==> xenon: inputs <==
==> flow/design.v <==
module rot_encoder
  #(parameter
    BAND_WIDTH = 32)
   (input logic                   sa,
    input logic                   sb,
    output logic [BAND_WIDTH-1:0] count,
    input logic                   clk,
    input logic                   rstn);
   logic [BAND_WIDTH-1:0]         count_r;
   logic [3:0]                    patern;
   logic [1:0]                    sa_q, sb_q;
   always_comb begin
      count  = count_r;
      patern = {sa_q[1], sb_q[1], sa_q[0], sb_q[0]};
   end
   always_ff @(posedge clk) begin
      if(!rstn) begin
         count_r <= 0;
         sa_q    <= 0;
         sb_q    <= 0;
      end
      else begin
         sa_q[1] <= sa_q[0];
         sb_q[1] <= sb_q[0];
         sa_q[0] <= sa;
         sb_q[0] <= sb;
         case(patern)
           4'b0010: count_r <= count_r + 1;
           4'b1011: count_r <= count_r + 1;
           4'b1101: count_r <= count_r + 1;
           4'b0100: count_r <= count_r + 1;
           4'b0001: count_r <= count_r - 1;
           4'b0111: count_r <= count_r - 1;
           4'b1110: count_r <= count_r - 1;
           4'b1000: count_r <= count_r - 1;
           default: count_r <= count_r;
         endcase
      end
   end
endmodule
module pwm_generator
  #(parameter
    BAND_WIDTH       = 32,
    PWM_PERIOD_CYCLE = 1000)
   (input logic [BAND_WIDTH-1:0] width,
    output logic                 pwm,
    input logic                  clk,
    input logic                  rstn);
   logic [BAND_WIDTH-1:0]        count_r;
   always_comb begin
      pwm = (count_r < width) ? 1 : 0;
   end
   always_ff @(posedge clk) begin
      if(!rstn) begin
         count_r <= 0;
      end
      else if(count_r < PWM_PERIOD_CYCLE) begin
         count_r <= count_r + 1;
      end
      else begin
         count_r <= 0;
      end
   end
endmodule
module p_controller
  #(parameter
    BAND_WIDTH         = 32,
    CLK_FREQ           = 100_000_000,
    ONE_ROTATION_PULSE = 630,  
    SAMPLING_RATE      = 100,  
    localparam
    PI_FIXED           = 804,  
    RESOLUTION         = 2 * PI_FIXED * SAMPLING_RATE / ONE_ROTATION_PULSE,
    UPDATE_INTERVAL    = CLK_FREQ / SAMPLING_RATE)
   (input  logic [31:0]           target_rot_v,
    input  logic [31:0]           p_gain,
    input  logic [31:0]           rot_cnt,
    output logic [BAND_WIDTH-1:0] pulse_width,
    input  logic                  clk,
    input  logic                  rstn);
   typedef enum logic [1:0] {STT_GET_ERROR,
                             STT_CALC_TERM,
                             STT_CALC_PULSE,
                             STT_WAIT} p_statetype;
   p_statetype  p_state;
   logic [31:0] cnt_r;
   logic        update_flag;
   logic [31:0] rot_cnt_r;
   logic signed [BAND_WIDTH*2-1:0] pulse_width_r, pulse_width_w;
   logic signed [BAND_WIDTH*2-1:0] rotate_samp_cnt_r;
   logic signed [BAND_WIDTH*2-1:0] error_w;
   logic signed [BAND_WIDTH*2-1:0] error_r, p_error_r;
   logic signed [BAND_WIDTH*2-1:0] p_term_r;
   logic signed [BAND_WIDTH*2-1:0] p_term_w;
   logic [31:0] p_gain_r;
   always_comb begin
      update_flag   = (cnt_r == UPDATE_INTERVAL) ? 1 : 0;
      error_w       = $signed(target_rot_v) - (rotate_samp_cnt_r * $signed(RESOLUTION));
      p_term_w      = ($signed(p_gain_r) * error_r);
      pulse_width_w = pulse_width_r + p_term_r;
      pulse_width   = pulse_width_r;
   end
   always_ff @(posedge clk) begin
      if(!rstn) begin
         p_state           <= STT_WAIT;
         cnt_r             <= 0;
         pulse_width_r     <= 0;
         rotate_samp_cnt_r <= 0;
         rot_cnt_r         <= 0;
         error_r           <= 0;
         p_error_r         <= 0;
         p_term_r          <= 0;
      end
      else begin
         p_gain_r <= p_gain;
         if(update_flag) begin
            cnt_r <= 0;
         end
         else begin
            cnt_r <= cnt_r + 1;
         end
         case(p_state)
           STT_GET_ERROR: begin
              p_error_r <= error_r;
              error_r   <= error_w;
              p_state <= STT_CALC_TERM;
           end
           STT_CALC_TERM: begin
              p_term_r <= p_term_w >>> 16;
              p_state  <= STT_CALC_PULSE;
           end
           STT_CALC_PULSE: begin
              pulse_width_r <= (target_rot_v != 0) ? pulse_width_w : 0;
              p_state       <= STT_WAIT;
           end
           STT_WAIT: begin
              if(update_flag) begin
                 rotate_samp_cnt_r <= $signed(rot_cnt) - $signed(rot_cnt_r);
                 rot_cnt_r         <= rot_cnt;
                 p_state           <= STT_GET_ERROR;
              end
           end
         endcase
      end
   end
endmodule
module motor_ctrl
  #(parameter
    CLK_FREQ = 100_000,
    localparam
    BAND_WIDTH         = 32,
    ONE_ROTATION_PULSE = 630,  
    SAMPLING_RATE      = 100,  
    PWM_PERIOD         = 40,   
    PWM_PERIOD_CYCLE   = (CLK_FREQ / 100_000) * PWM_PERIOD)
   (output logic                  pwm,
    output logic                  dir,
    output logic [BAND_WIDTH-1:0] pulse_width,
    output logic [BAND_WIDTH-1:0] rot_cnt,
    input  logic [31:0]           target_rot_v,
    input  logic [31:0]           p_gain,
    input  logic                  sa,
    input  logic                  sb,
    input  logic                  clk,
    input  logic                  rstn);
   logic [BAND_WIDTH-1:0] pwm_pulse_width;
   pwm_generator #(.BAND_WIDTH(BAND_WIDTH),
                   .PWM_PERIOD_CYCLE(PWM_PERIOD_CYCLE))
   pwm_gen_inst(.width(pwm_pulse_width),
                .pwm(pwm),
                .clk(clk),
                .rstn(rstn));
   rot_encoder #(.BAND_WIDTH(BAND_WIDTH))
   rot_encoder_inst(.sa(sa),
                    .sb(sb),
                    .count(rot_cnt),
                    .clk(clk),
                    .rstn(rstn));
   p_controller #(.BAND_WIDTH(BAND_WIDTH),
                  .CLK_FREQ(CLK_FREQ),
                  .ONE_ROTATION_PULSE(ONE_ROTATION_PULSE),
                  .SAMPLING_RATE(SAMPLING_RATE))
   p_ctrl_inst(.target_rot_v(target_rot_v),
               .p_gain(p_gain),
               .rot_cnt(rot_cnt),
               .pulse_width(pulse_width),
               .clk(clk),
               .rstn(rstn));
   always_comb begin
      dir             = pulse_width[31:31] ? 1'b1 : 1'b0;
      pwm_pulse_width = pulse_width[31:31] ? ~pulse_width : pulse_width;
   end
endmodule
==> flow/run.sh <==
#!/bin/bash
# the make line also repeats each setting of config.mk as NAME=value (left out here)
make -C /OpenROAD-flow-scripts/flow DESIGN_CONFIG=/design/flow/config.mk WORK_HOME=/design/flow/orfs CLKGATE_MAP_FILE= finish
==> flow/config.mk <==
export PLATFORM = sky130hd
export DESIGN_NAME = motor_ctrl
export DESIGN_NICKNAME = motor_ctrl
export VERILOG_FILES = /design/flow/design.v
export SDC_FILE = /design/flow/constraint.sdc
export NUM_CORES = 4
export LEC_CHECK = 0
export CAP_MARGIN = 30
export CELL_PAD_IN_SITES_DETAIL_PLACEMENT = 0
export CORE_ASPECT_RATIO = 0.92
export CORE_MARGIN = 2
export CORE_UTILIZATION = 72
export CTS_CLUSTER_DIAMETER = 54
export CTS_CLUSTER_SIZE = 61
export MIN_ROUTING_LAYER = met1
export PLACE_DENSITY_LB_ADDON = 0.03
export SETUP_SLACK_MARGIN = 2.34
export SLEW_MARGIN = 20
export TNS_END_PERCENT = 40
==> flow/constraint.sdc <==
create_clock -name core_clock -period 7.9 [get_ports {clk}]
set_input_delay 1.5800 -clock core_clock [delete_from_list [all_inputs] [get_ports {clk}]]
set_output_delay 1.5800 -clock core_clock [all_outputs]
set_load 0.01 [all_outputs]
==> yarrow (differences from xenon) <==
Settings changed: CAP_MARGIN 30 to 20, CELL_PAD_IN_SITES_DETAIL_PLACEMENT 0 to default, CELL_PAD_IN_SITES_GLOBAL_PLACEMENT from default to 2, CORE_ASPECT_RATIO 0.92 to default, CORE_UTILIZATION 72 to 70, CTS_CLUSTER_DIAMETER 54 to default, CTS_CLUSTER_SIZE 61 to default, GPL_TIMING_DRIVEN from default to 1, HOLD_SLACK_MARGIN from default to 0.18, MIN_ROUTING_LAYER met1 to default, PLACE_DENSITY_LB_ADDON 0.03 to 0.01, SETUP_SLACK_MARGIN 2.34 to default, SLEW_MARGIN 20 to 40, TNS_END_PERCENT 40 to 5.
==> flow/constraint.sdc (replaced) <==
create_clock -name core_clock -period 7.84 [get_ports {clk}]
set_input_delay 1.5680 -clock core_clock [delete_from_list [all_inputs] [get_ports {clk}]]
set_output_delay 1.5680 -clock core_clock [all_outputs]
set_load 0.01 [all_outputs]
==> juniper (differences from xenon) <==
Settings changed: CAP_MARGIN 30 to 20, CELL_PAD_IN_SITES_DETAIL_PLACEMENT 0 to default, CORE_ASPECT_RATIO 0.92 to default, CORE_MARGIN 2 to 10, CORE_UTILIZATION 72 to 45, CTS_CLUSTER_DIAMETER 54 to default, CTS_CLUSTER_SIZE 61 to default, GPL_TIMING_DRIVEN from default to 0, MAX_ROUTING_LAYER from default to met4, MIN_ROUTING_LAYER met1 to default, PLACE_DENSITY from default to 0.6, PLACE_DENSITY_LB_ADDON 0.03 to default, SETUP_SLACK_MARGIN 2.34 to default, TNS_END_PERCENT 40 to default.
==> flow/constraint.sdc (replaced) <==
create_clock -name core_clock -period 10.0 [get_ports {clk}]
set_input_delay 2.0000 -clock core_clock [delete_from_list [all_inputs] [get_ports {clk}]]
set_output_delay 2.0000 -clock core_clock [all_outputs]
set_load 0.01 [all_outputs]
==> comparison <==
yarrow aborted during 3_1_place_gp_skip_io. juniper completed without violations. xenon completed without violations. Between juniper and xenon, the lower global-route usage is in juniper (gap 12 points). Synthesized area is the same in xenon and juniper. In flip-flop count, juniper and xenon do not differ. Between xenon and juniper, the lower routed wire length is in xenon (gap about 13%, measured against juniper). Between xenon and juniper, the lower design area is in juniper (gap about 1.8%, measured against juniper). Register-to-register slack: juniper is lower than xenon (0.21 ns). In juniper the cell count is higher than in xenon, by 9.7%. In juniper the clock skew is higher than in xenon, by 0.015 ns. Sequential power: juniper is smaller than xenon (20%). In juniper the total power is lower than in xenon, by 22%.
==> figures <==
Outcome: juniper no timing/DRC/antenna violations; yarrow aborted with a tool error; xenon no timing/DRC/antenna violations
Failing step: juniper -; yarrow 3_1_place_gp_skip_io; xenon -
CTS max path bufs: juniper 3; yarrow -; xenon 3
Arrival @ worst endpoint: juniper 10.23 ns; yarrow -; xenon 7.91 ns
Hold Crit Class: juniper register to register; yarrow -; xenon register to register
Min-Delay Endpoint: juniper p_ctrl_inst.rot_cnt_r[18]; yarrow -; xenon p_ctrl_inst.rot_cnt_r[19]
TritonCTS sink count: juniper 313; yarrow -; xenon 313
Cells on Worst Hold Path: juniper 2; yarrow -; xenon 2
Placeable core region: juniper 120000 µm²; yarrow 77210 µm²; xenon 74710 µm²
Max-Slew Margin vs Limit: juniper 23.32%; yarrow -; xenon 37.02%
Tapcells: juniper 1612; yarrow -; xenon 980
Global-route met1 utilization: juniper 30.80%; yarrow -; xenon 48.07%
Critical-path maximum fanout: juniper 10; yarrow -; xenon 7
Met3 wire length: juniper 9841 µm; yarrow -; xenon 12680 µm
Setup violators final: juniper 0; yarrow -; xenon 0
Max incr delay on CP: juniper 0.83 ns; yarrow -; xenon 0.57 ns
Minimum clock period after layout: juniper 9.730 ns; yarrow -; xenon 7.416 ns
Setup WS post-layout: juniper 0.2695 ns; yarrow -; xenon 0.4835 ns
Switching portion of total power: juniper 33.73%; yarrow -; xenon 33.08%
Power, Total: juniper 3930 µW; yarrow -; xenon 5014 µW
Top-level port count: juniper 134; yarrow -; xenon 134
Proportion of final cell area spent on non-clock buffers: juniper 4.130%; yarrow -; xenon 6.137%
Power is estimated from default activity; no workload was simulated.
